===== flow/config.mk =====
export PLATFORM = sky130hd
export DESIGN_NAME = main
export DESIGN_NICKNAME = main
export VERILOG_FILES = /design/flow/design.v
export SDC_FILE = /design/flow/constraint.sdc
export NUM_CORES = 4
export LEC_CHECK = 0
export ABC_AREA = 1
export CAP_MARGIN = 20
export CORE_MARGIN = 2
export CORE_UTILIZATION = 22
export GPL_ROUTABILITY_DRIVEN = 1
export HOLD_SLACK_MARGIN = -0.04
export PLACE_DENSITY_LB_ADDON = 0.05
export SLEW_MARGIN = 20
export TNS_END_PERCENT = 20

===== flow/constraint.sdc =====
create_clock -name core_clock -period 23.7 [get_ports {clk}]
set_input_delay 4.7400 -clock core_clock [delete_from_list [all_inputs] [get_ports {clk}]]
set_output_delay 4.7400 -clock core_clock [all_outputs]
set_load 0.01 [all_outputs]

===== flow/run.sh =====
#!/bin/bash
# the make line also repeats each setting of config.mk as NAME=value (left out here)
make -C /OpenROAD-flow-scripts/flow DESIGN_CONFIG=/design/flow/config.mk WORK_HOME=/design/flow/orfs CLKGATE_MAP_FILE= finish

===== flow/design.v =====
`timescale 1ns / 1ps
`default_nettype none
module counterModN #(
    parameter X = 5,   
    parameter N = 20   
) (
    input wire clk,       
    input wire ce,        
    input wire en,        
    input wire reset,     
    output reg [X-1:0] count  
);
    always @(posedge clk) begin
        if (reset) begin
            count <= 0;
        end else if (ce && en) begin
            if (count == N - 1) begin
                count <= 0;
            end else begin
                count <= count + 1;
            end
        end
    end
endmodule
`timescale 1ns / 1ps
`default_nettype none
module clockDivider #(
    parameter N = 500_000   
)(
    input wire clk,        
    input wire en,         
    input wire rst,        
    output reg clk_out,    
    output wire tick       
);
    wire [31:0] count;     
    counterModN #(.X(32), .N(N)) counterMod (
        .clk(clk),
        .ce(1'b1),
        .reset(rst),
        .en(en),
        .count(count)
    );
    assign tick = (count == N - 1) && !clk_out;
    always @(posedge clk) begin
        if (rst) begin
            clk_out <= 1'b0;
        end else if (count == N - 1) begin
            clk_out <= ~clk_out;
        end
    end
endmodule
`timescale 1ns / 1ps
`default_nettype none
module debouncer(
    input wire clk,        
    input wire ce,         
    input wire rst,        
    input wire in,         
    output wire out         
);
    reg q1, q2, q3;
    always @(posedge clk) begin
        if (rst) begin
            q1 <= 1'b0;
            q2 <= 1'b0;
            q3 <= 1'b0;
        end else if (ce) begin
            q1 <= in;
            q2 <= q1;
            q3 <= q2;
        end 
    end
    assign out = (rst == 1'b1) ? 1'b0 : (q1 & q2 & q3);
endmodule
`timescale 1ns / 1ps
`default_nettype none
module synchronizer(
    input wire clk,       
    input wire ce,        
    input wire rst,       
    input wire in,        
    output wire out       
);
    reg q1, q2;
    always @(posedge clk) begin
        if (rst) begin
            q1 <= 1'b0;
            q2 <= 1'b0;
        end else if (ce) begin
            q1 <= in;
            q2 <= q1;
        end
    end
    assign out = (rst) ? 1'b0 : q2;
endmodule
`timescale 1ns / 1ps
`default_nettype none
module shift_left_register(
    input wire        clk,     
    input wire        ce,      
    input wire        rst,     
    input wire        load,    
    input wire        en,      
    input wire [7:0]  Num,     
    output reg [15:0] Out      
);
    integer i;
    always @(posedge clk) begin
        if (rst) begin
            Out <= 16'b0;
        end else if (ce) begin
            if (load) begin
                Out <= {8'b0, Num};
            end else if (en) begin
                for (i = 15; i > 0; i = i - 1) begin
                    Out[i] <= Out[i - 1];
                end
                Out[0] <= 1'b0;
            end
        end
    end
endmodule
`timescale 1ns / 1ps
`default_nettype none
module shift_right_register(
    input wire clk,          
    input wire ce,           
    input wire rst,          
    input wire load,         
    input wire en,           
    input wire [7:0] Num,    
    output reg [7:0] Out     
);
    integer i;
    always @(posedge clk) begin
        if (rst) begin
            Out <= 8'b0;
        end else if (ce) begin
            if (load) begin
                Out <= Num;   
            end else if (en) begin
                for (i = 7; i > 0; i = i - 1) begin
                    Out[i - 1] <= Out[i];
                end
                Out[7] <= 1'b0;   
            end
        end
    end
endmodule
`timescale 1ns / 1ps
`default_nettype none
module CU(
    input wire b0,        
    input wire z,         
    input wire load,      
    output wire Psel,     
    output wire EP,       
    output wire EA,       
    output wire EB,       
    output wire LA,       
    output wire LB,       
    output wire RstP      
);
    assign Psel = b0;
    assign EP = (b0 & ~load);
    assign EA = (~z | load);
    assign EB = (~z | load);
    assign LA = load;
    assign LB = load;
    assign RstP = load;
endmodule
`timescale 1ns / 1ps
`default_nettype none
module BCD #(
    parameter W = 18   
)(
    input wire [W-1:0] bin,            
    output reg [W+(W-4)/3:0] bcd       
);
    integer i, j;
    always @(bin) begin
        for (i = 0; i <= W + (W-4)/3; i = i + 1) begin
            bcd[i] = 1'b0;
        end
        bcd[W-1:0] = bin;
        for (i = 0; i <= W - 4; i = i + 1) begin
            for (j = 0; j <= i / 3; j = j + 1) begin
                if (bcd[W - i + 4*j -: 4] > 4) begin                   
                    bcd[W - i + 4*j -: 4] = bcd[W - i + 4*j -: 4] + 4'd3;
                end
            end
        end
    end
endmodule
`timescale 1ns / 1ps
`default_nettype none
module seven_seg_decoder(
    input wire en,           
    input wire [3:0] num,    
    output reg [6:0] seg     
);
    always @ (num or en) begin
        if (en) begin
            case(num)
                4'd0: seg = 7'b1000000;   
                4'd1: seg = 7'b1111001;   
                4'd2: seg = 7'b0100100;   
                4'd3: seg = 7'b0110000;   
                4'd4: seg = 7'b0011001;   
                4'd5: seg = 7'b0010010;   
                4'd6: seg = 7'b0000010;   
                4'd7: seg = 7'b1111000;   
                4'd8: seg = 7'b0000000;   
                4'd9: seg = 7'b0010000;   
                default: seg = 7'b1111111;  
            endcase
        end else begin
            seg = 7'b1111111;   
        end
    end
endmodule
`timescale 1ns / 1ps
`default_nettype none
module seven_segment_scroller #(
    parameter DIV = 250000            
)(
    input wire clk,                   
    input wire reset,                 
    input wire button_left,           
    input wire button_right,          
    input wire [19:0] product,        
    input wire sign,                  
    output reg [6:0] seg,             
    output reg [3:0] an               
);
    wire slow_tick;                            
    wire slow_level;
    wire [1:0] switch_position;                
    wire debounced_button_left, debounced_button_right;
    wire final_button_left, final_button_right;
    wire [6:0] segment_internal[4:0];          
    reg [2:0] digit_selection;        
    clockDivider #(DIV) clk_divider (
        .clk(clk),
        .en(1'b1),
        .rst(reset),
        .clk_out(slow_level),
        .tick(slow_tick)
    );
    counterModN #(.X(2), .N(4)) position_counter (
        .clk(clk),
        .ce(slow_tick),
        .reset(reset),
        .en(1'b1),
        .count(switch_position)
    );
    debouncer btn_debouncer_left (
        .clk(clk),
        .ce(slow_tick),
        .rst(reset),
        .in(button_left),
        .out(debounced_button_left)
    );
    synchronizer btn_synchronizer_left (
        .clk(clk),
        .ce(slow_tick),
        .rst(reset),
        .in(debounced_button_left),
        .out(final_button_left)
    );
    debouncer btn_debouncer_right (
        .clk(clk),
        .ce(slow_tick),
        .rst(reset),
        .in(button_right),
        .out(debounced_button_right)
    );
    synchronizer btn_synchronizer_right (
        .clk(clk),
        .ce(slow_tick),
        .rst(reset),
        .in(debounced_button_right),
        .out(final_button_right)
    );
    reg button_right_old, button_left_old;
    reg button_right_raise, button_left_raise;  
    always @(posedge clk) begin
        if (reset) begin
            digit_selection <= 3'b000;
            button_right_old <= 0;
            button_left_old <= 0;
            button_right_raise <= 0;
            button_left_raise <= 0;
        end else if (slow_tick) begin
            button_right_raise <= (button_right_old != final_button_right && final_button_right == 1'b1);
            button_left_raise <= (button_left_old != final_button_left && final_button_left == 1'b1);
            button_right_old <= final_button_right;
            button_left_old <= final_button_left;
            if (button_right_raise) begin
                if (digit_selection > 0) begin
                    digit_selection <= digit_selection - 1;
                end
                button_right_raise <= 0;
            end
            if (button_left_raise) begin
                if (digit_selection < 2) begin
                    digit_selection <= digit_selection + 1;
                end
                button_left_raise <= 0;
            end
        end
    end
    seven_seg_decoder decoder_digit_0 (.en(1'b1), .num(product[3:0]), .seg(segment_internal[0]));
    seven_seg_decoder decoder_digit_1 (.en(1'b1), .num(product[7:4]), .seg(segment_internal[1]));
    seven_seg_decoder decoder_digit_2 (.en(1'b1), .num(product[11:8]), .seg(segment_internal[2]));
    seven_seg_decoder decoder_digit_3 (.en(1'b1), .num(product[15:12]), .seg(segment_internal[3]));
    seven_seg_decoder decoder_digit_4 (.en(1'b1), .num(product[19:16]), .seg(segment_internal[4]));
    always @(*) begin
        case (switch_position)
            2'b00: begin
                an = 4'b1110;
                seg = segment_internal[digit_selection];
            end
            2'b01: begin
                an = 4'b1101;
                seg = segment_internal[digit_selection + 1];
            end
            2'b10: begin
                an = 4'b1011;
                seg = segment_internal[digit_selection + 2];
            end
            2'b11: begin
                an = 4'b0111;
                if (sign == 1)
                    seg = 7'b0111111; 
                else
                    seg = 7'b1111111;
            end
            default: begin
                an = 4'b1111;
                seg = 7'b0000000;
            end
        endcase
    end
endmodule
`timescale 1ns / 1ps
`default_nettype none
module main #(
    parameter MAIN_DIV = 8,      
    parameter SCAN_DIV = 4       
)(
    input wire clk,
    input wire rst,    
    input wire btnC,   
    input wire btnL,   
    input wire btnR,   
    input wire [7:0] num1,   
    input wire [7:0] num2,   
    output wire [6:0] seg,            
    output wire [3:0] an,              
    output wire multiplicationFinished    
);
    wire dividedClock;   
    wire dividedTick;    
    clockDivider #(MAIN_DIV) clockDiv(
        .clk(clk),
        .rst(rst),
        .en(1'b1),
        .clk_out(dividedClock),
        .tick(dividedTick)
    );
    wire [7:0] num1Complement, num2Complement;
    wire [7:0] multiplier, multiplicand;
    wire [7:0] multiplicandShifted;
    wire [15:0] multiplierShifted;
    reg  [15:0] productReg;
    reg signReg;
    wire tempSign;
    wire [19:0] bcdOutput;
    wire [15:0] tempOutput;
    assign num1Complement = ~num1 + 1'b1;
    assign num2Complement = ~num2 + 1'b1;
    assign multiplier = (num1[7] == 1) ? num1Complement : num1;
    assign multiplicand = (num2[7] == 1) ? num2Complement : num2;
    wire enableDebounce, enableSync;
    debouncer debounceInst(
        .clk(clk),
        .ce(dividedTick),
        .rst(rst),
        .in(btnC),
        .out(enableDebounce)
    );
    synchronizer syncInst(
        .clk(clk),
        .ce(dividedTick),
        .rst(rst),
        .in(enableDebounce),
        .out(enableSync)
    );
    wire Psel, EP, EA, EB, LA, LB, RstP;
    shift_right_register shiftRightReg(
        .clk(clk),
        .ce(dividedTick),
        .rst(rst),
        .load(LB),
        .en(EB),
        .Num(multiplicand),
        .Out(multiplicandShifted)
    );
    shift_left_register shiftLeftReg(
        .clk(clk),
        .ce(dividedTick),
        .rst(rst),
        .load(LA),
        .en(EA),
        .Num(multiplier),
        .Out(multiplierShifted)
    );
    CU controlUnit(
        .b0(multiplicandShifted[0]),
        .z(multiplicationFinished),  
        .load(enableSync),
        .Psel(Psel),
        .EP(EP),
        .EA(EA),
        .EB(EB),
        .LA(LA),
        .LB(LB),
        .RstP(RstP)
    );
    assign multiplicationFinished = ~(multiplicandShifted[0] | multiplicandShifted[1] | multiplicandShifted[2] | multiplicandShifted[3] | multiplicandShifted[4] | multiplicandShifted[5] | multiplicandShifted[6] | multiplicandShifted[7]);
    always @(posedge clk) begin
        if (rst) begin
            productReg <= 16'b0;
            signReg <= 1'b0;
        end else if (!dividedTick) begin
            productReg <= productReg;
        end else if (RstP == 1) begin
            productReg <= 16'b0;
            signReg <= (num1[7] ^ num2[7]) && num1 != 0 && num2 != 0;
        end else if (EP == 1) begin
            productReg <= (Psel == 1) ? productReg + multiplierShifted : productReg;
        end else begin
            productReg <= productReg;
        end
    end
    assign tempOutput = productReg;
    assign tempSign = signReg;
    BCD #(16) bcdConverter(
        .bin(tempOutput),
        .bcd(bcdOutput)
    );
    seven_segment_scroller #(SCAN_DIV) sevenSegScroller(
        .clk(clk),
        .reset(rst | RstP),
        .button_left(btnL),
        .button_right(btnR),
        .product(bcdOutput),
        .sign(tempSign),
        .seg(seg),
        .an(an)
    );
endmodule

==> out/qor.yml, run 1 <==
intPower_mw: 0.3972
status: "finished clean"
cts_buffers: 17
core_mm2: 0.05660
place.gp.congestion: 0.8195
cp.arrival_ps: 9790
max_freq_mhz: 68.84
worstSetupPathType: "reg2out"
synth_cell_types: 54
p_leak_nw: 7.282
cts-htree-levels: 4
yosysWarnings: 14
final-seq-area_mm2: 0.002623
rows: 87
nFillCells: 6431
crit_end: "seg[1]"
cts-root-buf: "clkbuf_16"
grt_overflow_total: 0
hold_depth: 1
ant_nets: 0
routed_wl_um: 35830
ys.flops: 131
fin_setup_tns_ps: 0
clkPwrFrac: 0.501
yosys.area.top_type_share: 0.2071
grt_usage: 0.1226
mux_share: 0
p_comb_mw: 0.0405
floorplan.nets: 2223
period_minus_slack_ps: 14530
clkLatencyLatePin_ps: 440
async_reset_ff_frac: 0
min_from: "sevenSegScroller.clk_divider.counterMod.count[0]$_SDFF_PP0_"
slew_headroom: 0.2789
slew_viol_final: 0
rsz0062_at_grt: "no"
aoi_share: 0.1088
timing.rr.end: "sevenSegScroller.clk_divider.counterMod.count[30]$_SDFF_PP0_"
seq-power_mw: 0.224
holdBufCountCts: 0
p_sw_frac: 0.2527
ctsResizeCount: 0
edf_count: 0
cp.depth: 75
setup_slack_ps: 9173
mi_logic_area_mm2: 0.008621
warning_count: 81
ff_type: "dfxtp_1"
critPathMaxStageDelay_ps: 530
area_leaders: "dfxtp_1, nand2_1, ha_1"
hold_path.class: "reg2reg"
holdPathEnd: "sevenSegScroller.clk_divider.counterMod.count[0]$_SDFF_PP0_"
areaGrowthSynthToFinish_pct: 14.15
fp-utilization: 0.2237
fp.dieW_um: 243.9
cts_buffer_depth: 2
dr.pass1.iters: 5
syn-cell-area_mm2: 0.01266
synth_chip_area_mm2: 0.01266
dieArea_mm2: 0.05950
hold_violations: 0
largest_area_cell: "dfxtp_1"
seqPwrFrac: 0.422
ys_cells: 2103
path_buffers: 14
endpoint_kind: "primary output"
cp.required_ps: 18960
dieHeight_um: 243.9
critPathSlowestCell: "clkdlybuf4s50_1"
num_vias: 12720
synth_top_cell_by_count: "nand2_1"
ios: 33
antenna_cells: 0
drt_iter0_markers: 559
grt_max_degree: 30
logic_family: "simple AND/OR/NAND/NOR gates"
pg_clk_mw: 0.267
antenna_found_initial: 0
grt_pass1_vias: 12140
ys_sh_simple: 0.4513
via_per_inst: 4.385
common_cells: "nand2_1, inv_1, nand3_1"
synthXorXnorAreaFrac: 0.02114
maxCapViolations: 0
crit-reg2reg-launch: "sevenSegScroller.clk_divider.counterMod.count[0]$_SDFF_PP0_"
cpMostUsedCell: "nand2_1"
dpl.hpwl_um: 28590
yosysSeqAreaShare: 0.2071
cts_setup_buffers: 0
maxPowerGroup: "the clock network"
ir_worst_vdd_v: 0.00004449
grt_first_pass_wirelength_um: 60360
max_slew.worst_pin.slew_ps: 1072
critPathLaunchType: "flop"
clk_pin_slew_ps: 60
dpl_worst_slack_ps: 9584
port_buffers: 32
startpoint: "productReg[14]$_SDFFE_PP0P_"
post_drt_wl_per_cell_um: 12.35
fin_nets: 2252
power_frac_comb: 0.076
finalSetupViolCount: 0
ff2ff_path_depth: 21
switchingPower_mw: 0.1343
crit_fanout: 6
regToRegSetupSlack_ps: 19450
syn_inst: 2103
fa_ha_area_frac: 0.09841
fin_worst_skew_ps: 8.846
cts_sinks: 131
pwr_density_cell_mw_per_mm2: 36.77
cts_tree: "yes"
critical-path-top-delay-family: "simple AND/OR/NAND/NOR gates"
drc: 0
syn_area_per_cell_um2: 6.022
finalCritPeriodShare: 0.6130
-- final cells by class --
cell class | instances | share of cell area
Inverter | 351 | 0.09132
Clock buffer | 19 | 0.03133
Timing Repair Buffer | 37 | 0.02476
Multi-Input combinational cell | 1594 | 0.5964
Sequential cell | 131 | 0.1814
Tap cell | 756 | 0.06544
Clock inverter | 13 | 0.009348
-- layer usage --
layer | wire (um) | vias up | track usage
met5 | 0 | - | 0
met4 | 518 | 0 | 0.03354
met3 | 962 | 28 | 0.01531
met2 | 16290 | 149 | 0.2071
met1 | 18060 | 5689 | 0.1633
li1 | - | 6854 | -
-- metrics by stage --
step | util | instance area (um2) | instances | total power [mW] | hold slack (ps)
after CTS | 0.2552 | 14450 | 2901 | 0.5439 | 448.0
after global routing | 0.2554 | 14460 | 2901 | 0.5570 | 475.3
final | 0.2554 | 14460 | 2901 | 0.5315 | 446.5
after global placement | 0.2448 | 13860 | 2869 | 0.2709 | 428.0
after floorplan | - | 12660 | 2103 | 0.2534 | 417.5
after detailed placement | 0.2449 | 13860 | 2869 | 0.2705 | 439.7
==> run 2, diff against run 1 <==
CORE_UTILIZATION = 67   (was 22)
CTS_CLUSTER_DIAMETER = 117   (was not set)
CTS_CLUSTER_SIZE = 73   (was not set)
GPL_ROUTABILITY_DRIVEN = not set   (was 1)
HOLD_SLACK_MARGIN = not set   (was -0.04)
PLACE_DENSITY = 0.6   (was not set)
PLACE_DENSITY_LB_ADDON = not set   (was 0.05)
SETUP_SLACK_MARGIN = 2.0   (was not set)
TNS_END_PERCENT = not set   (was 20)
clock period = 11.5 ns   (was 23.7 ns; I/O delays follow)
==> run 2 against run 1 <==
- the layout now fails its checks (negative setup slack)
- via count increased by 37%
- flip-flop count unchanged
- critical endpoint is now seg[4]
- clock-buffer cell count increased by 1
- clock skew increased by 11 ps
- highest routed layer is now met5
- total power increased by 110%
- combinational power increased by 110%
==> out/qor.yml, run 2 <==
cts-root-buf: "clkbuf_16"  # unchanged
ios: 33  # unchanged
hold_path.class: "reg2reg"  # unchanged
critical-path-top-delay-family: "simple AND/OR/NAND/NOR gates"  # unchanged
cts_buffer_depth: 2  # unchanged
ff2ff_path_depth: 23  # was 21
ys.flops: 131  # unchanged
dieHeight_um: 141.5  # was 243.9 um
mux_share: 0  # unchanged
finalCritPeriodShare: 1.185  # was 0.6130
power_frac_comb: 0.076  # about the same
post-route-util: 0.8884  # was 0.2554
critPathLaunchType: "flop"  # unchanged
fin_nets: 2400  # was 2252
synth_chip_area_mm2: 0.01266  # unchanged
grt_first_pass_wirelength_um: 62680  # was 60360 um
async_reset_ff_frac: 0  # unchanged
pwr_density_cell_mw_per_mm2: 68.80  # was 36.77 mW/mm2
rows: 50  # was 87
via_per_inst: 6.871  # was 4.385
cts-htree-levels: 4  # unchanged
setup_slack_ps: -2128  # was 9173 ps
fin_cells: 2528  # was 2901
intPower_mw: 0.8630  # was 0.3972 mW
ys_sh_simple: 0.4513  # unchanged
grt_usage: 0.3719  # was 0.1226
drt_iter0_markers: 3702  # was 559
holdWs_ps: 449.0  # was 446.5 ps
pg_clk_mw: 0.591  # was 0.267 mW
logic_family: "simple AND/OR/NAND/NOR gates"  # unchanged
finalSetupViolCount: 7  # was 0
holdPathEnd: "clockDiv.counterMod.count[0]$_SDFF_PP0_"  # was sevenSegScroller.clk_divider.counterMod.count[0]$_SDFF_PP0_
syn-cell-area_mm2: 0.01266  # unchanged
maxCapViolations: 0  # unchanged
seq-power_mw: 0.463  # was 0.224 mW
synth_cell_types: 54  # unchanged
grt_pass1_vias: 13900  # was 12140
largest_area_cell: "dfxtp_1"  # unchanged
slew_viol_final: 0  # unchanged
dpl.hpwl_um: 22220  # was 28590 um
cp.required_ps: 9200  # was 18960 ps
rsz0062_at_grt: "yes"  # was no
cpMostUsedCell: "nand2_1"  # unchanged
drc: 0  # unchanged
dieArea_mm2: 0.02002  # was 0.05950 mm2
endpoint_kind: "primary output"  # unchanged
clkPwrFrac: 0.518  # was 0.501
synth_top_cell_by_count: "nand2_1"  # unchanged
aoi_share: 0.1088  # unchanged
switchingPower_mw: 0.2765  # was 0.1343 mW
hold_depth: 1  # unchanged
min_from: "clockDiv.counterMod.count[0]$_SDFF_PP0_"  # was sevenSegScroller.clk_divider.counterMod.count[0]$_SDFF_PP0_
maxPowerGroup: "the clock network"  # unchanged
area_leaders: "dfxtp_1, nand2_1, ha_1"  # unchanged
cp.depth: 67  # was 75
grt_max_degree: 30  # unchanged
yosysSeqAreaShare: 0.2071  # unchanged
p_sw_frac: 0.2426  # was 0.2527
ant_nets: 0  # unchanged
status: "finished with violations"  # was finished clean
nFillCells: 918  # was 6431
areaGrowthSynthToFinish_pct: 30.79  # was 14.15%
fp-utilization: 0.6793  # was 0.2237
core_mm2: 0.01864  # was 0.05660 mm2
synthXorXnorAreaFrac: 0.02114  # unchanged
ir_worst_vdd_v: 0.0001001  # was 0.00004449 V
slew_headroom: 0.2423  # was 0.2789
crit_fanout: 6  # unchanged
critPathMaxStageDelay_ps: 510  # was 530 ps
crit_end: "seg[4]"  # was seg[1]
num_vias: 17370  # was 12720
regToRegSetupSlack_ps: 6200  # was 19450 ps
post_drt_wl_per_cell_um: 22.91  # was 12.35 um
max_freq_mhz: 73.38
grt_overflow_total: 0  # unchanged
p_leak_nw: 8.482  # was 7.282 nW
ys_cells: 2103  # unchanged
cts_tree: "yes"  # unchanged
edf_count: 0  # unchanged
antenna_found_initial: 3  # was 0
clk_pin_slew_ps: 60  # about the same
startpoint: "productReg[14]$_SDFFE_PP0P_"  # unchanged
dpl_cell_area_mm2: 0.01333  # was 0.01386 mm2
clkLatencyLatePin_ps: 420  # was 440 ps
cp.arrival_ps: 11330  # was 9790 ps
routed_wl_um: 57930  # was 35830 um
place.gp.congestion: 1.004  # was 0.8195
ff_type: "dfxtp_1"  # unchanged
syn_area_per_cell_um2: 6.022  # unchanged
common_cells: "nand2_1, inv_1, nand3_1"  # unchanged
dpl.cell_count: 2346  # was 2869
timing.rr.end: "productReg[12]$_SDFFE_PP0P_"  # was sevenSegScroller.clk_divider.counterMod.count[30]$_SDFF_PP0_
worstSetupPathType: "reg2out"  # unchanged
max_slew.worst_pin.slew_ps: 1130  # was 1072 ps
syn_inst: 2103  # unchanged
dr.pass1.iters: 28  # was 5
fp.dieW_um: 141.5  # was 243.9 um
stdcell_area_mm2: 0.01656  # was 0.01446 mm2
yosysWarnings: 14  # unchanged
floorplan.nets: 2223  # unchanged
path_buffers: 13  # was 14
port_buffers: 32  # unchanged
final-seq-area_mm2: 0.002628  # was 0.002623 mm2
period_minus_slack_ps: 13630
mi_logic_area_mm2: 0.01013  # was 0.008621 mm2
cts_buffers: 17  # unchanged
fa_ha_area_frac: 0.09841  # unchanged
crit-reg2reg-launch: "productReg[0]$_SDFFE_PP0P_"  # was sevenSegScroller.clk_divider.counterMod.count[0]$_SDFF_PP0_
seqPwrFrac: 0.406  # was 0.422
yosys.area.top_type_share: 0.2071  # unchanged
cts_sinks: 131  # unchanged
critPathSlowestCell: "nand3b_1"  # was clkdlybuf4s50_1
fin_worst_skew_ps: 19.67  # was 8.846 ps
hold_violations: 0  # unchanged
failed_checks: "negative setup slack"
p_comb_mw: 0.0862  # was 0.0405 mW
warning_count: 85  # was 81
==> run 2: area by class of cell <==
class | count | share of cell area
Sequential cell | 131 | 0.1586
Timing Repair Buffer | 183 | 0.09073
Multi-Input combinational cell | 1596 | 0.6118
Tap cell | 234 | 0.01768
Clock buffer | 20 | 0.02757
Antenna cell | 1 | 0.0001511
Inverter | 351 | 0.08250
Clock inverter | 12 | 0.01088
==> run 2: timing repair <==
action                                  CTS  global route
resized                                 289           121
endpoints found under the setup margin    7             7
gates cloned                              2             0
pin swaps                               139            81
buffers inserted                        116            31
hold buffers                              0             0
==> run 2: stage by stage <==
| stage | worst slack [ps] | power (mW) | setup TNS, ps |
|---|---|---|---|
| 2_1_floorplan | 2007 | 0.5223 | 0 |
| 3_3_place_gp | 770.0 | 0.5494 | 0 |
| 3_5_place_dp | 600.8 | 0.5501 | 0 |
| 4_1_cts | 1372 | 1.119 | 0 |
| 5_1_grt | -2574 | 1.159 | -15720 |
| 6_report | -2128 | 1.139 | -13260 |
==> run 2: per-layer routing <==
metal,up-vias,GRT usage,part of all wire
li1,7165,-,-
met3,874,0.05299,0.17
met2,1793,0.6553,0.40
met1,7517,0.4376,0.31
met4,20,0.1989,0.12
met5,-,0,0.0084
==> run 3, diff against run 2 <==
CAP_MARGIN = 40   (was 20)
CORE_UTILIZATION = 58   (was 67)
CTS_CLUSTER_DIAMETER = 241   (was 117)
CTS_CLUSTER_SIZE = not set   (was 73)
GPL_ROUTABILITY_DRIVEN = 1   (was not set)
PLACE_DENSITY = not set   (was 0.6)
SETUP_SLACK_MARGIN = not set   (was 2.0)
SLEW_MARGIN = 15   (was 20)
clock period = 9.41 ns   (was 11.5 ns; I/O delays follow)
==> run 3 against run 2 <==
- the layout still fails its checks (negative setup slack)
- largest cell class unchanged
- flip-flop count did not move
- routed wire length fell by 26%
- core utilization fell by 6.5 points
- critical endpoint is now seg[3]
==> out/qor.yml, run 3 <==
ys.flops: 131  # unchanged
rows: 54  # was 50
num_vias: 15710  # was 17370
clkLatencyLatePin_ps: 420  # about the same
ff2ff_path_depth: 29  # was 23
regToRegSetupSlack_ps: 5090  # was 6200 ps
pg_clk_mw: 0.673  # was 0.591 mW
grt_overflow_total: 0  # unchanged
ys_sh_simple: 0.4513  # unchanged
syn_area_per_cell_um2: 6.022  # unchanged
timing.rr.end: "productReg[15]$_SDFFE_PP0P_"  # was productReg[12]$_SDFFE_PP0P_
seq-power_mw: 0.566  # was 0.463 mW
power_frac_comb: 0.075  # was 0.076
ir_worst_vdd_v: 0.0001407  # was 0.0001001 V
worstSetupPathType: "reg2out"  # unchanged
cp.arrival_ps: 9260  # was 11330 ps
critPathMaxStageDelay_ps: 550  # was 510 ps
fp-utilization: 0.5857  # was 0.6793
cts_buffers: 17  # unchanged
clk_pin_slew_ps: 60  # about the same
maxPowerGroup: "the clock network"  # unchanged
syn_inst: 2103  # unchanged
status: "finished with violations"  # unchanged
intPower_mw: 1.021  # was 0.8630 mW
logic_family: "simple AND/OR/NAND/NOR gates"  # unchanged
final-seq-area_mm2: 0.002625  # was 0.002628 mm2
dpl.hpwl_um: 24600  # was 22220 um
place.gp.congestion: 0.9349  # was 1.004
path_buffers: 17  # was 13
fin_setup_tns_ps: -11700  # was -13260 ps
aoi_share: 0.1088  # unchanged
met2_usage: 0.5878  # was 0.6553
mi_logic_area_mm2: 0.009908  # was 0.01013 mm2
grtUsageMet1: 0.3563  # was 0.4376
crit_end: "seg[3]"  # was seg[4]
warning_count: 85  # unchanged
failed_checks: "negative setup slack"  # unchanged
max_freq_mhz: 89.73
cts_buffer_depth: 2  # unchanged
critPathLaunchType: "flop"  # unchanged
async_reset_ff_frac: 0  # unchanged
antenna_found_initial: 0  # was 3
port_buffers: 32  # unchanged
cts_tree: "yes"  # unchanged
cp.depth: 77  # was 67
p_sw_frac: 0.2378  # was 0.2426
dieArea_mm2: 0.02303  # was 0.02002 mm2
stdcell_area_mm2: 0.01779  # was 0.01656 mm2
hold_depth: 1  # unchanged
max_slew.worst_pin.slew_ps: 853.1  # was 1130 ps
post-route-util: 0.8229  # was 0.8884
critPathSlowestCell: "o21ai_1"  # was nand3b_1
min_from: "clockDiv.counterMod.count[0]$_SDFF_PP0_"  # unchanged
crit-reg2reg-launch: "productReg[0]$_SDFFE_PP0P_"  # unchanged
finalCritPeriodShare: 1.184  # was 1.185
holdBufCountCts: 0  # unchanged
fin_worst_skew_ps: 15.87  # was 19.67 ps
critical-path-top-delay-family: "simple AND/OR/NAND/NOR gates"  # unchanged
seqPwrFrac: 0.422  # was 0.406
fp.dieW_um: 151.8  # was 141.5 um
edf_count: 0  # unchanged
drt_iter0_markers: 1244  # was 3702
p_comb_mw: 0.101  # was 0.0862 mW
core_mm2: 0.02162  # was 0.01864 mm2
cts-root-buf: "clkbuf_16"  # unchanged
hold_path.class: "reg2reg"  # unchanged
yosys.area.top_type_share: 0.2071  # unchanged
pwr_density_cell_mw_per_mm2: 75.28  # was 68.80 mW/mm2
slew_viol_final: 0  # unchanged
synthXorXnorAreaFrac: 0.02114  # unchanged
maxCapViolations: 0  # unchanged
dpl_cell_area_mm2: 0.01497  # was 0.01333 mm2
routed_wl_um: 42980  # was 57930 um
via_per_inst: 5.675  # was 6.871
ys_cells: 2103  # unchanged
endpoint_kind: "primary output"  # unchanged
grt_first_pass_wirelength_um: 59610  # was 62680 um
clkPwrFrac: 0.503  # was 0.518
setup_slack_ps: -1735  # was -2128 ps
cp.required_ps: 7530  # was 9200 ps
drc: 0  # unchanged
switchingPower_mw: 0.3185  # was 0.2765 mW
nFillCells: 1445  # was 918
grt_pass1_vias: 14000  # was 13900
finalSetupViolCount: 7  # unchanged
top_usage_layer: "met2"  # unchanged
dr.pass1.iters: 9  # was 28
ios: 33  # unchanged
yosysSeqAreaShare: 0.2071  # unchanged
holdPathEnd: "clockDiv.counterMod.count[0]$_SDFF_PP0_"  # unchanged
areaGrowthSynthToFinish_pct: 40.50  # was 30.79%
antenna_cells: 0  # was 1
grt_usage: 0.3096  # was 0.3719
cts-htree-levels: 4  # unchanged
slew_headroom: 0.4260  # was 0.2423
fa_ha_area_frac: 0.09841  # unchanged
mux_share: 0  # unchanged
fin_nets: 2597  # was 2400
p_leak_nw: 9.331  # was 8.482 nW
ff_type: "dfxtp_1"  # unchanged
synth_top_cell_by_count: "nand2_1"  # unchanged
startpoint: "productReg[14]$_SDFFE_PP0P_"  # unchanged
cpMostUsedCell: "nand2_2"  # was nand2_1
yosysWarnings: 14  # unchanged
largest_area_cell: "dfxtp_1"  # unchanged
grt_max_degree: 30  # unchanged
dpl_worst_slack_ps: -835.6  # was 600.8 ps
dieHeight_um: 151.8  # was 141.5 um
cts_sinks: 131  # unchanged
synth_cell_types: 54  # unchanged
rsz0062_at_grt: "yes"  # unchanged
period_minus_slack_ps: 11140
crit_fanout: 6  # unchanged
ant_nets: 0  # unchanged
area_leaders: "dfxtp_1, nand2_1, ha_1"  # unchanged
syn-cell-area_mm2: 0.01266  # unchanged
hold_violations: 0  # unchanged
synth_chip_area_mm2: 0.01266  # unchanged
post_drt_wl_per_cell_um: 15.52  # was 22.91 um
use_met3: 0.04192  # was 0.05299
floorplan.nets: 2223  # unchanged
common_cells: "nand2_1, inv_1, nand3_1"  # unchanged
[run 3: layout make-up]
type,instances,area share
Clock buffer,19,0.02489
Inverter,351,0.07581
Tap cell,280,0.01969
Sequential cell,131,0.1475
Timing Repair Buffer,381,0.1663
Clock inverter,12,0.008861
Multi-Input combinational cell,1595,0.5569
[run 3: metrics by stage]
stage	hold slack, ps	power (mW)	cells
6_report	452.6	1.339	2769
5_1_grt	472.0	1.379	2769
4_1_cts	461.1	1.339	2748
3_5_place_dp	447.5	0.6746	2616
3_3_place_gp	430.8	0.6723	2615
2_1_floorplan	417.5	0.6381	2103
[run 3: per-layer routing]
metal / vias to the layer above / part of all wire
li1: 7548 / -
met1: 7135 / 0.39
met2: 783 / 0.49
met3: 247 / 0.073
met4: 0 / 0.053
met5: - / 0
[run 3: timing repair]
item	4_1_cts	5_1_grt
pin swaps	143	100
setup buffers	101	20
endpoints found under the setup margin	7	7
gates resized	252	142
gates cloned	0	1
==> run 4, diff against run 3 <==
CAP_MARGIN = 20   (was 40)
CORE_UTILIZATION = 40   (was 58)
CTS_CLUSTER_DIAMETER = not set   (was 241)
GPL_ROUTABILITY_DRIVEN = not set   (was 1)
PLACE_DENSITY = 0.6   (was not set)
SETUP_SLACK_MARGIN = -0.6   (was not set)
SLEW_MARGIN = 20   (was 15)
clock period = 13.9 ns   (was 9.41 ns; I/O delays follow)
==> run 4 against run 3 <==
- the run now finishes clean
- combinational power down 34%
- hold slack worse by 7.5 ps
- critical path depth down 7
- routed wire length down 31%
- non-clock buffer count down 344
- first-iteration DRC count down 48%
- via count down 19%
- cell count down 8.0%
==> out/qor.yml, run 4 <==
areaGrowthSynthToFinish_pct: 10.79  # was 40.50%
synth_top_cell_by_count: "nand2_1"  # unchanged
synth_chip_area_mm2: 0.01266  # unchanged
ctsResizeCount: 0  # was 252
worstSetupPathType: "reg2out"  # unchanged
grt_overflow_total: 0  # unchanged
common_cells: "nand2_1, inv_1, nand3_1"  # unchanged
dpl.hpwl_um: 23720  # was 24600 um
path_buffers: 13  # was 17
grt_usage: 0.1847  # was 0.3096
seq-power_mw: 0.383  # was 0.566 mW
grt_first_pass_wirelength_um: 52310  # was 59610 um
clk_pin_slew_ps: 60  # about the same
timing.rr.end: "sevenSegScroller.clk_divider.counterMod.count[30]$_SDFF_PP0_"  # was productReg[15]$_SDFFE_PP0P_
dieArea_mm2: 0.03310  # was 0.02303 mm2
fp.dieW_um: 181.9  # was 151.8 um
final-seq-area_mm2: 0.002623  # was 0.002625 mm2
antenna_found_initial: 0  # unchanged
clkLatencyLatePin_ps: 410  # was 420 ps
critPathLaunchType: "flop"  # unchanged
p_sw_frac: 0.2389  # was 0.2378
regToRegSetupSlack_ps: 9790  # was 5090 ps
synth_cell_types: 54  # unchanged
grt_pass1_vias: 11850  # was 14000
syn-cell-area_mm2: 0.01266  # unchanged
switchingPower_mw: 0.2177  # was 0.3185 mW
core_mm2: 0.03139  # was 0.02162 mm2
ff2ff_path_depth: 21  # was 29
ys_sh_simple: 0.4513  # unchanged
endpoint_kind: "primary output"  # unchanged
holdBufCountCts: 0  # unchanged
crit-reg2reg-launch: "sevenSegScroller.clk_divider.counterMod.count[0]$_SDFF_PP0_"  # was productReg[0]$_SDFFE_PP0P_
cts-htree-levels: 4  # unchanged
startpoint: "productReg[14]$_SDFFE_PP0P_"  # unchanged
max_freq_mhz: 80.60
maxCapViolations: 0  # unchanged
finalSetupViolCount: 0  # was 7
fin_worst_skew_ps: 6.752  # was 15.87 ps
grt_max_degree: 30  # unchanged
rows: 65  # was 54
via_per_inst: 5.004  # was 5.675
mi_logic_area_mm2: 0.008610  # was 0.009908 mm2
warning_count: 81  # was 85
clkPwrFrac: 0.507  # was 0.503
syn_inst: 2103  # unchanged
critPathSlowestCell: "clkdlybuf4s50_1"  # was o21ai_1
power_frac_comb: 0.073  # was 0.075
cts_buffers: 17  # unchanged
cts_tree: "yes"  # unchanged
crit_fanout: 6  # unchanged
dr.pass1.iters: 5  # was 9
routed_wl_um: 29680  # was 42980 um
port_buffers: 32  # unchanged
period_minus_slack_ps: 12410
edf_count: 0  # unchanged
cts_setup_buffers: 0  # was 101
num_vias: 12740  # was 15710
cp.depth: 70  # was 77
status: "finished clean"  # was finished with violations
antenna_cells: 0  # unchanged
max_slew.worst_pin.slew_ps: 983.4  # was 853.1 ps
dieHeight_um: 181.9  # was 151.8 um
post_drt_wl_per_cell_um: 11.65  # was 15.52 um
largest_area_cell: "dfxtp_1"  # unchanged
critical-path-top-delay-family: "simple AND/OR/NAND/NOR gates"  # unchanged
p_comb_mw: 0.0667  # was 0.101 mW
finalCritPeriodShare: 0.8926  # was 1.184
cp.arrival_ps: 9630  # was 9260 ps
mux_share: 0  # unchanged
cts-root-buf: "clkbuf_16"  # unchanged
syn_area_per_cell_um2: 6.022  # unchanged
drt_iter0_markers: 644  # was 1244
ff_type: "dfxtp_1"  # unchanged
fin_setup_tns_ps: 0  # was -11700 ps
rsz0062_at_grt: "no"  # was yes
yosysSeqAreaShare: 0.2071  # unchanged
critPathMaxStageDelay_ps: 480  # was 550 ps
ir_worst_vdd_v: 0.0001326  # was 0.0001407 V
hold_path.class: "reg2reg"  # unchanged
place.gp.congestion: 0.9053  # was 0.9349
synthXorXnorAreaFrac: 0.02114  # unchanged
crit_end: "seg[0]"  # was seg[3]
nFillCells: 3366  # was 1445
ys_cells: 2103  # unchanged
hold_depth: 1  # unchanged
pg_clk_mw: 0.462  # was 0.673 mW
cpMostUsedCell: "nand2_1"  # was nand2_2
floorplan.nets: 2223  # unchanged
ios: 33  # unchanged
maxPowerGroup: "the clock network"  # unchanged
ant_nets: 0  # unchanged
slew_headroom: 0.3384  # was 0.4260
intPower_mw: 0.6938  # was 1.021 mW
hold_violations: 0  # unchanged
yosysWarnings: 14  # unchanged
logic_family: "simple AND/OR/NAND/NOR gates"  # unchanged
p_leak_nw: 7.294  # was 9.331 nW
seqPwrFrac: 0.420  # was 0.422
finalPower_mw: 0.9115  # was 1.339 mW
fp-utilization: 0.4034  # was 0.5857
cts_buffer_depth: 2  # unchanged
min_from: "clockDiv.counterMod.count[0]$_SDFF_PP0_"  # unchanged
slew_viol_final: 0  # unchanged
cts_sinks: 131  # unchanged
fin_nets: 2252  # was 2597
async_reset_ff_frac: 0  # unchanged
aoi_share: 0.1088  # unchanged
fa_ha_area_frac: 0.09841  # unchanged
ys.flops: 131  # unchanged
pwr_density_cell_mw_per_mm2: 64.97  # was 75.28 mW/mm2
yosys.area.top_type_share: 0.2071  # unchanged
cp.required_ps: 11120  # was 7530 ps
holdPathEnd: "clockDiv.counterMod.count[0]$_SDFF_PP0_"  # unchanged
drc: 0  # unchanged
area_leaders: "dfxtp_1, nand2_1, ha_1"  # unchanged
==> run 4: routing by layer <==
metal	up-vias	track usage	routed length, um
met3	26	0.02487	981
met2	171	0.3177	13340
met1	5706	0.2426	14880
met4	0	0.05032	478
li1	6841	-	-
met5	-	0	0
==> run 4: final cells by class <==
type                    instances  area share
well taps                     402     0.03585
clock buffers                  18     0.03130
inverters                     351     0.09409
multi-input cells            1594      0.6137
flip-flops and latches        131      0.1869
repair buffers                 37     0.02551
clock inverters                14     0.01266
==> run 4: stage by stage <==
stage | hold WS (ps) | std cells | area, um2 | util | setup WS [ps]
after global placement | 430.8 | 2515 | 13410 | 0.4272 | 2282
final | 445.1 | 2547 | 14030 | 0.4469 | 1492
after detailed placement | 439.6 | 2515 | 13410 | 0.4272 | 1953
after global routing | 467.9 | 2547 | 14030 | 0.4469 | 312.5
after floorplan | 417.5 | 2103 | 12660 | - | 3494
after CTS | 449.3 | 2547 | 14030 | 0.4468 | 1488
==> run 5, diff against run 4 <==
ABC_AREA = not set   (was 1)
CORE_UTILIZATION = 72   (was 40)
CTS_CLUSTER_SIZE = 37   (was not set)
PLACE_DENSITY = not set   (was 0.6)
SETUP_SLACK_MARGIN = not set   (was -0.6)
clock period = 12.6 ns   (was 13.9 ns; I/O delays follow)
==> run 5 against run 4 <==
- the flow now stops in global routing
- synthesized cell count fell by 2.7%
- die area is 33% lower
- synthesized area grew 20%
==> out/qor.yml, run 5 <==
core_mm2: 0.02082  # was 0.03139 mm2
area_leaders: "dfxtp_1, ha_1, nor2_1"  # was dfxtp_1, nand2_1, ha_1
common_cells: "nor2_1, nand2_1, a21oi_1"  # was nand2_1, inv_1, nand3_1
syn_area_per_cell_um2: 7.403  # was 6.022 um2
largest_area_cell: "dfxtp_1"  # unchanged
place.gp.congestion: 1.188  # was 0.9053
failed_stage: "global routing"
port_buffers: 32  # unchanged
status: "stopped before the end"  # was finished clean
cts-root-buf: "clkbuf_16"  # unchanged
ys_sh_simple: 0.2555  # was 0.4513
synth_chip_area_mm2: 0.01515  # was 0.01266 mm2
ys_cells: 2046  # was 2103
syn_inst: 2046  # was 2103
ys.flops: 131  # unchanged
fp-utilization: 0.7274  # was 0.4034
yosys.area.top_type_share: 0.1731  # was 0.2071
edf_count: 0  # unchanged
error: "[ERROR GRT-0116] Global routing finished with congestion. Check the congestion regions in the DRC Viewer."
mux_share: 0.02883  # was 0
synth_top_cell_by_count: "nor2_1"  # was nand2_1
yosysSeqAreaShare: 0.1731  # was 0.2071
synth_cell_types: 125  # was 54
dieArea_mm2: 0.02221  # was 0.03310 mm2
cts_buffer_depth: 2  # unchanged
rows: 53  # was 65
fp.dieW_um: 149.0  # was 181.9 um
logic_family: "AND-OR/OR-AND gates"  # was simple AND/OR/NAND/NOR gates
cts_sinks: 131  # unchanged
ff_type: "dfxtp_1"  # unchanged
dpl_cell_area_mm2: 0.01851  # was 0.01341 mm2
cts_buffers: 17  # unchanged
cts-htree-levels: 4  # unchanged
syn-cell-area_mm2: 0.01515  # was 0.01266 mm2
aoi_share: 0.3311  # was 0.1088
dpl_worst_slack_ps: -576.6  # was 1953 ps
fa_ha_area_frac: 0.08368  # was 0.09841
async_reset_ff_frac: 0  # unchanged
floorplan.nets: 2166  # was 2223
grt_overflow_total: 98
dpl.cell_count: 2596  # was 2515
synthXorXnorAreaFrac: 0.06815  # was 0.02114
ios: 33  # unchanged
holdBufCountCts: 0  # unchanged
dieHeight_um: 149.0  # was 181.9 um
dpl.hpwl_um: 35710  # was 23720 um
yosysWarnings: 14  # unchanged
grt_usage: 0.8010
==> run 5: timing repair <==
item / CTS
setup buffers: 45
hold endpoints to repair: 0
pin swaps: 87
setup endpoints to repair: 7
gates resized: 146
==> run 5: routing by layer <==
| metal | track usage | overflow |
|---|---|---|
| met5 | 0.1636 | 0 |
| met4 | 0.8281 | 60 |
| met3 | 0.6410 | 0 |
| met2 | 0.9618 | 36 |
| met1 | 0.8104 | 2 |
==> run 5: stage by stage <==
| stage | utilization | TNS [ps] |
|---|---|---|
| after global placement | 0.8884 | -240.3 |
| after CTS | 0.9605 | -2964 |
| after floorplan | - | -150.4 |
| after detailed placement | 0.8891 | -3111 |
==> run 6, diff against run 5 <==
ABC_AREA = 1   (was not set)
CAP_MARGIN = 40   (was 20)
CORE_UTILIZATION = 29   (was 72)
CTS_CLUSTER_DIAMETER = 330   (was not set)
CTS_CLUSTER_SIZE = 96   (was 37)
GPL_ROUTABILITY_DRIVEN = 1   (was not set)
PLACE_DENSITY = 0.59   (was not set)
SETUP_SLACK_MARGIN = 1.96   (was not set)
SLEW_MARGIN = 15   (was 20)
TNS_END_PERCENT = 20   (was not set)
clock period = 9.49 ns   (was 12.6 ns; I/O delays follow)
==> run 6 against run 5 <==
- the layout now fails its checks (negative setup slack)
- synthesized area shrank 16%
- die area grew 100%
- synthesized cell count grew 2.8%
==> out/qor.yml, run 6 <==
crit_end: "seg[0]"
grt_first_pass_wirelength_um: 57830
max_freq_mhz: 100.4
seqPwrFrac: 0.417
dieArea_mm2: 0.04535  # was 0.02221 mm2
clk_pin_slew_ps: 60
ff_type: "dfxtp_1"  # unchanged
syn-cell-area_mm2: 0.01266  # was 0.01515 mm2
regToRegSetupSlack_ps: 5420
dr.pass1.iters: 5
synthXorXnorAreaFrac: 0.02114  # was 0.06815
cts-htree-levels: 4  # unchanged
path_buffers: 18
min_from: "sevenSegScroller.clk_divider.counterMod.count[0]$_SDFF_PP0_"
port_buffers: 32  # unchanged
setup_slack_ps: -472.0
yosysWarnings: 14  # unchanged
edf_count: 0  # unchanged
pg_clk_mw: 0.686
area_leaders: "dfxtp_1, nand2_1, ha_1"  # was dfxtp_1, ha_1, nor2_1
maxCapViolations: 0
syn_area_per_cell_um2: 6.022  # was 7.403 um2
finalCritPeriodShare: 1.050
yosysSeqAreaShare: 0.2071  # was 0.1731
aoi_share: 0.1088  # was 0.3311
seq-power_mw: 0.561
period_minus_slack_ps: 9962
cp.arrival_ps: 8060
via_per_inst: 4.703
crit_fanout: 5
fp.dieW_um: 213.0  # was 149.0 um
syn_inst: 2103  # was 2046
fin_nets: 2524
critPathSlowestCell: "dfxtp_4"
crit-reg2reg-launch: "sevenSegScroller.clk_divider.counterMod.count[0]$_SDFF_PP0_"
status: "finished with violations"  # was stopped before the end
failed_checks: "negative setup slack"
nFillCells: 4395
synth_cell_types: 54  # was 125
grt_usage: 0.1496
fa_ha_area_frac: 0.09841  # was 0.08368
critical-path-top-delay-family: "simple AND/OR/NAND/NOR gates"
endpoint_kind: "primary output"
max_slew.worst_pin.slew_ps: 818.7
ys.flops: 131  # unchanged
drt_iter0_markers: 655
areaGrowthSynthToFinish_pct: 39.55
floorplan.nets: 2223  # was 2166
post_drt_wl_per_cell_um: 11.42
cts_buffers: 17  # unchanged
cp.required_ps: 7590
cts_buffer_depth: 2  # unchanged
mux_share: 0  # was 0.02883
routed_wl_um: 34270
p_comb_mw: 0.0994
ir_worst_vdd_v: 0.0001278
rows: 76  # was 53
ys_sh_simple: 0.4513  # was 0.2555
hold_violations: 0
clkLatencyLatePin_ps: 420
p_leak_nw: 8.923
critPathLaunchType: "flop"
ios: 33  # unchanged
logic_family: "simple AND/OR/NAND/NOR gates"  # was AND-OR/OR-AND gates
switchingPower_mw: 0.2948
cts_sinks: 131  # unchanged
ys_cells: 2103  # was 2046
maxPowerGroup: "the clock network"
drc: 0
synth_chip_area_mm2: 0.01266  # was 0.01515 mm2
synth_top_cell_by_count: "nand2_1"  # was nor2_1
num_vias: 14110
holdBufCountCts: 0  # unchanged
finalSetupViolCount: 7
dpl.hpwl_um: 25240  # was 35710 um
fin_worst_skew_ps: 8.795
ff2ff_path_depth: 21
startpoint: "productReg[14]$_SDFFE_PP0P_"
worstSetupPathType: "reg2out"
hold_depth: 1
grt_max_degree: 30
core_mm2: 0.04308  # was 0.02082 mm2
slew_viol_final: 0
dpl_worst_slack_ps: -413.5  # was -576.6 ps
dieHeight_um: 213.0  # was 149.0 um
holdPathEnd: "sevenSegScroller.clk_divider.counterMod.count[0]$_SDFF_PP0_"
yosys.area.top_type_share: 0.2071  # was 0.1731
grt_pass1_vias: 13170
p_sw_frac: 0.2190
hold_path.class: "reg2reg"
timing.rr.end: "sevenSegScroller.clk_divider.counterMod.count[30]$_SDFF_PP0_"
cp.depth: 83
pwr_density_cell_mw_per_mm2: 76.17
grt_overflow_total: 0
cts-root-buf: "clkbuf_16"  # unchanged
place.gp.congestion: 0.9068  # was 1.188
critPathMaxStageDelay_ps: 350
largest_area_cell: "dfxtp_1"  # unchanged
rsz0062_at_grt: "yes"
antenna_found_initial: 0
cts_tree: "yes"
fin_setup_tns_ps: -2839
cpMostUsedCell: "nand2_2"
clkPwrFrac: 0.510
warning_count: 84
slew_headroom: 0.4522
ant_nets: 0
async_reset_ff_frac: 0  # unchanged
antenna_cells: 0
fp-utilization: 0.2940  # was 0.7274
common_cells: "nand2_1, inv_1, nand3_1"  # was nor2_1, nand2_1, a21oi_1
intPower_mw: 1.051
power_frac_comb: 0.074
[run 6: cell type report]
type                       instances  area (um2)  share of cell area
multi-input combinational       1595        9905              0.5605
sequential                       131        2628              0.1487
clock inverter                     5       125.1            0.007080
timing repair buffer             308        2450              0.1386
inverter                         351        1348             0.07625
tap                              585       732.0             0.04142
clock buffer                      25       485.5             0.02747
[run 6: repair_timing]
| action | 4_1_cts | 5_1_grt |
|---|---|---|
| gates resized | 164 | 146 |
| gates cloned | 0 | 1 |
| endpoints found under the setup margin | 7 | 7 |
| setup buffers | 70 | 25 |
| pin swaps | 106 | 133 |
[run 6: layer usage]
layer	up-vias	global-route usage	part of all wire
met3	58	0.01721	0.035
met5	-	0	0
li1	7391	-	-
met4	0	0.05160	0.021
met2	235	0.2661	0.49
met1	6425	0.1862	0.45
[run 6: per-stage QoR]
stage | cells | hold slack, ps | instance area (um2) | utilization | total power, mW
6_report | 3000 | 452.3 | 17670 | 0.4102 | 1.346
3_5_place_dp | 2874 | 440.2 | 15320 | 0.3556 | 0.6698
3_3_place_gp | 2873 | 430.5 | 15310 | 0.3555 | 0.6694
2_1_floorplan | 2103 | 417.5 | 13000 | - | 0.6326
5_1_grt | 3000 | 467.0 | 17670 | 0.4102 | 1.393
4_1_cts | 2974 | 453.5 | 16930 | 0.3930 | 1.360
==> run 7, diff against run 6 <==
ABC_AREA = 0   (was 1)
CAP_MARGIN = 0   (was 40)
CORE_ASPECT_RATIO = 0.84   (was not set)
CTS_CLUSTER_DIAMETER = 33   (was 330)
CTS_CLUSTER_SIZE = not set   (was 96)
GPL_TIMING_DRIVEN = 0   (was not set)
HOLD_SLACK_MARGIN = 0.21   (was not set)
MAX_ROUTING_LAYER = met4   (was not set)
MIN_ROUTING_LAYER = met2   (was not set)
PLACE_DENSITY = not set   (was 0.59)
PLACE_DENSITY_LB_ADDON = 0.17   (was not set)
SETUP_SLACK_MARGIN = not set   (was 1.96)
TNS_END_PERCENT = not set   (was 20)
==> run 7 against run 6 <==
- the layout fails its checks (design-rule violations, negative setup slack)
- cell count shrank 1.7%
- hold slack worse by 9.4 ps
- clock-buffer cell count is 7 lower
- synthesized area up 20%
- global-route usage rose by 15 points
- routed wire length increased by 53%
- non-clock buffer count fell by 23
- via count grew 61%
- die area up 19%
- synthesized cell count decreased by 2.7%
- clock skew down 0.50 ps
- register-to-register slack better by 330 ps
==> out/qor.yml, run 7 <==
pg_clk_mw: 0.690  # was 0.686 mW
clkLatencyLatePin_ps: 420  # about the same
crit-reg2reg-launch: "productReg[1]$_SDFFE_PP0P_"  # was sevenSegScroller.clk_divider.counterMod.count[0]$_SDFF_PP0_
cp.arrival_ps: 10940  # was 8060 ps
dpl_cell_area_mm2: 0.01697  # was 0.01532 mm2
ff2ff_path_depth: 19  # was 21
slew_viol_final: 0  # unchanged
syn_inst: 2046  # was 2103
intPower_mw: 1.019  # was 1.051 mW
routed_wl_um: 52550  # was 34270 um
grt_first_pass_wirelength_um: 83810  # was 57830 um
cp.required_ps: 7590  # about the same
dr.pass1.iters: 55  # was 5
startpoint: "productReg[13]$_SDFFE_PP0P_"  # was productReg[14]$_SDFFE_PP0P_
cts_sinks: 131  # unchanged
cts_buffers: 17  # unchanged
holdPathEnd: "clockDiv.counterMod.count[0]$_SDFF_PP0_"  # was sevenSegScroller.clk_divider.counterMod.count[0]$_SDFF_PP0_
ir_worst_vdd_v: 0.0001172  # was 0.0001278 V
mux_share: 0.02883  # was 0
period_minus_slack_ps: 12840  # was 9962 ps
yosys.area.top_type_share: 0.1731  # was 0.2071
drt_iter0_markers: 3857  # was 655
drc: 2  # was 0
aoi_share: 0.3311  # was 0.1088
grt_max_degree: 17  # was 30
max_freq_mhz: 77.89  # was 100.4 MHz
areaGrowthSynthToFinish_pct: 32.39  # was 39.55%
grt_overflow_total: 0  # unchanged
holdBufCountCts: 0  # unchanged
ys_sh_simple: 0.2555  # was 0.4513
crit_end: "seg[6]"  # was seg[0]
slew_headroom: 0.2510  # was 0.4522
finalCritPeriodShare: 1.353  # was 1.050
ff_type: "dfxtp_1"  # unchanged
grt_usage: 0.3027  # was 0.1496
place.gp.congestion: 0.9289  # was 0.9068
ios: 33  # unchanged
clk_pin_slew_ps: 60  # about the same
p_comb_mw: 0.0741  # was 0.0994 mW
fp-utilization: 0.2944  # was 0.2940
yosysSeqAreaShare: 0.1731  # was 0.2071
hold_depth: 1  # unchanged
port_buffers: 30  # was 32
warning_count: 84  # unchanged
seqPwrFrac: 0.421  # was 0.417
path_buffers: 12  # was 18
ys.flops: 131  # unchanged
timing.rr.end: "productReg[15]$_SDFFE_PP0P_"  # was sevenSegScroller.clk_divider.counterMod.count[30]$_SDFF_PP0_
fin_worst_skew_ps: 8.295  # was 8.795 ps
nFillCells: 5261  # was 4395
stdcell_area_mm2: 0.02005  # was 0.01767 mm2
rsz0062_at_grt: "yes"  # unchanged
dieHeight_um: 213.5  # was 213.0 um
post_drt_wl_per_cell_um: 17.83  # was 11.42 um
antenna_found_initial: 0  # unchanged
synth_cell_types: 125  # was 54
cts_tree: "yes"  # unchanged
edf_count: 0  # unchanged
synth_chip_area_mm2: 0.01515  # was 0.01266 mm2
final-seq-area_mm2: 0.002630  # was 0.002628 mm2
largest_area_cell: "dfxtp_1"  # unchanged
fa_ha_area_frac: 0.08368  # was 0.09841
maxPowerGroup: "the clock network"  # unchanged
cts-root-buf: "clkbuf_16"  # unchanged
num_vias: 22750  # was 14110
status: "finished with violations"  # unchanged
grt_pass1_vias: 24100  # was 13170
seq-power_mw: 0.557  # was 0.561 mW
area_leaders: "dfxtp_1, ha_1, nor2_1"  # was dfxtp_1, nand2_1, ha_1
logic_family: "AND-OR/OR-AND gates"  # was simple AND/OR/NAND/NOR gates
fp.dieW_um: 253.4  # was 213.0 um
cts_buffer_depth: 2  # unchanged
dpl.hpwl_um: 36430  # was 25240 um
hold_path.class: "reg2reg"  # unchanged
critPathSlowestCell: "or4_4"  # was dfxtp_4
critPathLaunchType: "flop"  # unchanged
ant_nets: 0  # unchanged
syn-cell-area_mm2: 0.01515  # was 0.01266 mm2
crit_fanout: 7  # was 5
post-route-util: 0.3898  # was 0.4102
min_from: "clockDiv.counterMod.count[0]$_SDFF_PP0_"  # was sevenSegScroller.clk_divider.counterMod.count[0]$_SDFF_PP0_
hold_violations: 0  # unchanged
cts-htree-levels: 4  # unchanged
ys_cells: 2046  # was 2103
maxCapViolations: 0  # unchanged
finalSetupViolCount: 7  # unchanged
synth_top_cell_by_count: "nor2_1"  # was nand2_1
p_sw_frac: 0.2291  # was 0.2190
fin_nets: 2354  # was 2524
critical-path-top-delay-family: "AND-OR/OR-AND gates"  # was simple AND/OR/NAND/NOR gates
yosysWarnings: 14  # unchanged
floorplan.nets: 2166  # was 2223
antenna_cells: 0  # unchanged
switchingPower_mw: 0.3027  # was 0.2948 mW
mi_logic_area_mm2: 0.01351  # was 0.009905 mm2
core_mm2: 0.05144  # was 0.04308 mm2
regToRegSetupSlack_ps: 5750  # was 5420 ps
pwr_density_cell_mw_per_mm2: 65.89  # was 76.17 mW/mm2
failed_checks: "design-rule violations, negative setup slack"  # was negative setup slack
endpoint_kind: "primary output"  # unchanged
setup_slack_ps: -3348  # was -472.0 ps
dieArea_mm2: 0.05408  # was 0.04535 mm2
power_frac_comb: 0.056  # was 0.074
synthXorXnorAreaFrac: 0.06815  # was 0.02114
clkPwrFrac: 0.523  # was 0.510
async_reset_ff_frac: 0  # unchanged
syn_area_per_cell_um2: 7.403  # was 6.022 um2
worstSetupPathType: "reg2out"  # unchanged
p_leak_nw: 7.238  # was 8.923 nW
dpl_worst_slack_ps: -4993  # was -413.5 ps
common_cells: "nor2_1, nand2_1, a21oi_1"  # was nand2_1, inv_1, nand3_1
cpMostUsedCell: "ha_4"  # was nand2_2
via_per_inst: 7.716  # was 4.703
rows: 76  # unchanged
cp.depth: 55  # was 83
max_slew.worst_pin.slew_ps: 1112  # was 818.7 ps
critPathMaxStageDelay_ps: 510  # was 350 ps
run 7: final cells by class:
type | instances | share of cell area
Sequential cell | 131 | 0.1312
Clock buffer | 18 | 0.02140
Inverter | 95 | 0.01878
Tap cell | 702 | 0.04380
Timing Repair Buffer | 176 | 0.07001
Clock inverter | 13 | 0.009297
Buffer | 109 | 0.03182
Multi-Input combinational cell | 1704 | 0.6737
run 7: stage by stage:
step	std cells	TNS (ps)	power [mW]	hold WS, ps
floorplan	2046	-16680	0.6087	417.5
global placement	2778	-33620	0.6403	433.4
detailed placement	2778	-33770	0.6402	437.4
CTS	2914	-23390	1.329	446.1
global route	2948	-25500	1.370	466.2
finish	2948	-22310	1.321	442.9
run 7: what timing repair did:
item | 4_1_cts | 5_1_grt
pin swaps | 99 | 95
setup endpoints to repair | 7 | 7
buffers inserted | 109 | 36
hold endpoints to repair | 0 | 0
gates resized | 185 | 148
cloned | 1 | 0
run 7: layer usage:
| layer | part of all wire | up-vias | global-route usage |
|---|---|---|---|
| met1 | 0 | 7983 | - |
| met3 | 0.43 | 525 | 0.4127 |
| met4 | 0.057 | 0 | 0.03693 |
| met5 | 0 | - | - |
| li1 | - | 7972 | - |
| met2 | 0.51 | 6268 | 0.3402 |
==> run 8, diff against run 7 <==
ABC_AREA = 1   (was 0)
CAP_MARGIN = 20   (was 0)
CORE_ASPECT_RATIO = not set   (was 0.84)
CORE_UTILIZATION = 40   (was 29)
CTS_CLUSTER_DIAMETER = not set   (was 33)
GPL_ROUTABILITY_DRIVEN = not set   (was 1)
HOLD_SLACK_MARGIN = not set   (was 0.21)
MAX_ROUTING_LAYER = not set   (was met4)
MIN_ROUTING_LAYER = not set   (was met2)
PLACE_DENSITY = 0.6   (was not set)
PLACE_DENSITY_LB_ADDON = not set   (was 0.17)
SETUP_SLACK_MARGIN = 4.48   (was not set)
SLEW_MARGIN = 20   (was 15)
clock period = 20.0 ns   (was 9.49 ns; I/O delays follow)
==> run 8 against run 7 <==
- largest cell class unchanged
- global-route usage is 12 points lower
- critical endpoint is now seg[1]
- largest power group unchanged
- flip-flop count stayed put
- clock skew is 0.75 ps lower
- now clean on timing, DRC and antenna
- non-clock buffer count is 226 lower
==> out/qor.yml, run 8 <==
critical-path-top-delay-family: "simple AND/OR/NAND/NOR gates"  # was AND-OR/OR-AND gates
largest_area_cell: "dfxtp_1"  # unchanged
synth_top_cell_by_count: "nand2_1"  # was nor2_1
regToRegSetupSlack_ps: 15910  # was 5750 ps
fin_setup_tns_ps: 0  # was -22310 ps
status: "finished clean"  # was finished with violations
synthXorXnorAreaFrac: 0.02114  # was 0.06815
crit_end: "seg[1]"  # was seg[6]
edf_count: 0  # unchanged
p_sw_frac: 0.2366  # was 0.2291
cts-root-buf: "clkbuf_16"  # unchanged
switchingPower_mw: 0.1440  # was 0.3027 mW
yosysSeqAreaShare: 0.2071  # was 0.1731
cts-htree-levels: 4  # unchanged
common_cells: "nand2_1, inv_1, nand3_1"  # was nor2_1, nand2_1, a21oi_1
place.gp.congestion: 0.8948  # was 0.9289
dieHeight_um: 181.9  # was 213.5 um
hold_path.class: "reg2reg"  # unchanged
min_from: "clockDiv.counterMod.count[0]$_SDFF_PP0_"  # unchanged
cpMostUsedCell: "nand2_1"  # was ha_4
mi_logic_area_mm2: 0.008607  # was 0.01351 mm2
max_slew.worst_pin.slew_ps: 951.7  # was 1112 ps
holdBufCountCts: 0  # unchanged
rows: 65  # was 76
path_buffers: 16  # was 12
p_comb_mw: 0.0468  # was 0.0741 mW
num_vias: 12810  # was 22750
ff_type: "dfxtp_1"  # unchanged
yosysWarnings: 14  # unchanged
grt_usage: 0.1847  # was 0.3027
ys.flops: 131  # unchanged
max_freq_mhz: 73.01
fp-utilization: 0.4034  # was 0.2944
mux_share: 0  # was 0.02883
post_drt_wl_per_cell_um: 11.76  # was 17.83 um
cts_buffer_depth: 2  # unchanged
cts_setup_buffers: 0  # was 109
dr.pass1.iters: 5  # was 55
p_leak_nw: 7.287  # was 7.238 nW
syn_area_per_cell_um2: 6.022  # was 7.403 um2
synth_chip_area_mm2: 0.01266  # was 0.01515 mm2
crit-reg2reg-launch: "sevenSegScroller.clk_divider.counterMod.count[0]$_SDFF_PP0_"  # was productReg[1]$_SDFFE_PP0P_
ff2ff_path_depth: 21  # was 19
fin_nets: 2274  # was 2354
floorplan.nets: 2223  # was 2166
period_minus_slack_ps: 13700
pwr_density_cell_mw_per_mm2: 43.29  # was 65.89 mW/mm2
drc: 0  # was 2
power_frac_comb: 0.077  # was 0.056
core_mm2: 0.03139  # was 0.05144 mm2
nFillCells: 3331  # was 5261
critPathMaxStageDelay_ps: 530  # was 510 ps
ctsResizeCount: 0  # was 185
syn_inst: 2103  # was 2046
slew_viol_final: 0  # unchanged
cts_sinks: 131  # unchanged
logic_family: "simple AND/OR/NAND/NOR gates"  # was AND-OR/OR-AND gates
cts_buffers: 17  # unchanged
ys_sh_simple: 0.4513  # was 0.2555
fp.dieW_um: 181.9  # was 253.4 um
grt_overflow_total: 0  # unchanged
pg_clk_mw: 0.295  # was 0.690 mW
seqPwrFrac: 0.437  # was 0.421
antenna_cells: 0  # unchanged
finalCritPeriodShare: 0.6848  # was 1.353
cts_tree: "yes"  # unchanged
ant_nets: 0  # unchanged
holdWs_ps: 444.4  # was 442.9 ps
maxCapViolations: 0  # unchanged
ys_cells: 2103  # was 2046
synth_cell_types: 54  # was 125
maxPowerGroup: "the clock network"  # unchanged
areaGrowthSynthToFinish_pct: 10.97  # was 32.39%
rsz0062_at_grt: "no"  # was yes
finalSetupViolCount: 0  # was 7
ios: 33  # unchanged
routed_wl_um: 30210  # was 52550 um
hold_violations: 0  # unchanged
grt_pass1_vias: 11680  # was 24100
final-seq-area_mm2: 0.002623  # was 0.002630 mm2
intPower_mw: 0.4644  # was 1.019 mW
clkLatencyLatePin_ps: 430  # was 420 ps
startpoint: "productReg[14]$_SDFFE_PP0P_"  # was productReg[13]$_SDFFE_PP0P_
via_per_inst: 4.986  # was 7.716
port_buffers: 32  # was 30
async_reset_ff_frac: 0  # unchanged
dieArea_mm2: 0.03310  # was 0.05408 mm2
ir_worst_vdd_v: 0.00005459  # was 0.0001172 V
seq-power_mw: 0.266  # was 0.557 mW
critPathLaunchType: "flop"  # unchanged
yosys.area.top_type_share: 0.2071  # was 0.1731
cp.arrival_ps: 9700  # was 10940 ps
crit_fanout: 6  # was 7
warning_count: 81  # was 84
holdPathEnd: "clockDiv.counterMod.count[0]$_SDFF_PP0_"  # unchanged
fin_worst_skew_ps: 7.540  # was 8.295 ps
worstSetupPathType: "reg2out"  # unchanged
endpoint_kind: "primary output"  # unchanged
clkPwrFrac: 0.486  # was 0.523
drt_iter0_markers: 853  # was 3857
dpl.hpwl_um: 24250  # was 36430 um
fa_ha_area_frac: 0.09841  # was 0.08368
clk_pin_slew_ps: 60  # about the same
timing.rr.end: "sevenSegScroller.clk_divider.counterMod.count[30]$_SDFF_PP0_"  # was productReg[15]$_SDFFE_PP0P_
area_leaders: "dfxtp_1, nand2_1, ha_1"  # was dfxtp_1, ha_1, nor2_1
slew_headroom: 0.3597  # was 0.2510
hold_depth: 1  # unchanged
cp.depth: 77  # was 55
grt_max_degree: 17  # unchanged
antenna_found_initial: 0  # unchanged
cp.required_ps: 16000  # was 7590 ps
aoi_share: 0.1088  # was 0.3311
critPathSlowestCell: "clkdlybuf4s50_1"  # was or4_4
syn-cell-area_mm2: 0.01266  # was 0.01515 mm2
grt_first_pass_wirelength_um: 52040  # was 83810 um
run 8: per-stage QoR:
stage | std cells | utilization | power (mW) | setup WS, ps | instance area (um2)
2_1_floorplan | 2103 | - | 0.3002 | 8374 | 12660
3_3_place_gp | 2537 | 0.4296 | 0.3180 | 6920 | 13490
3_5_place_dp | 2537 | 0.4296 | 0.3184 | 6689 | 13490
4_1_cts | 2568 | 0.4476 | 0.6166 | 6208 | 14050
5_1_grt | 2568 | 0.4476 | 0.6324 | 5055 | 14050
6_report | 2568 | 0.4476 | 0.6084 | 6303 | 14050
run 8: area by class of cell:
| class | count | area share |
|---|---|---|
| multi-input cells | 1594 | 0.6125 |
| flip-flops and latches | 131 | 0.1866 |
| inverters | 351 | 0.09394 |
| well taps | 402 | 0.03579 |
| clock buffers | 23 | 0.03473 |
| repair buffers | 32 | 0.02279 |
| plain buffers | 27 | 0.008103 |
| clock inverters | 8 | 0.005520 |
run 8: layer usage:
metal  share of wire  track usage
met5               0            0
met4           0.019      0.05645
met3           0.034      0.01925
met2            0.45       0.3202
met1            0.50       0.2419
Power is estimated from default activity; no workload was simulated.
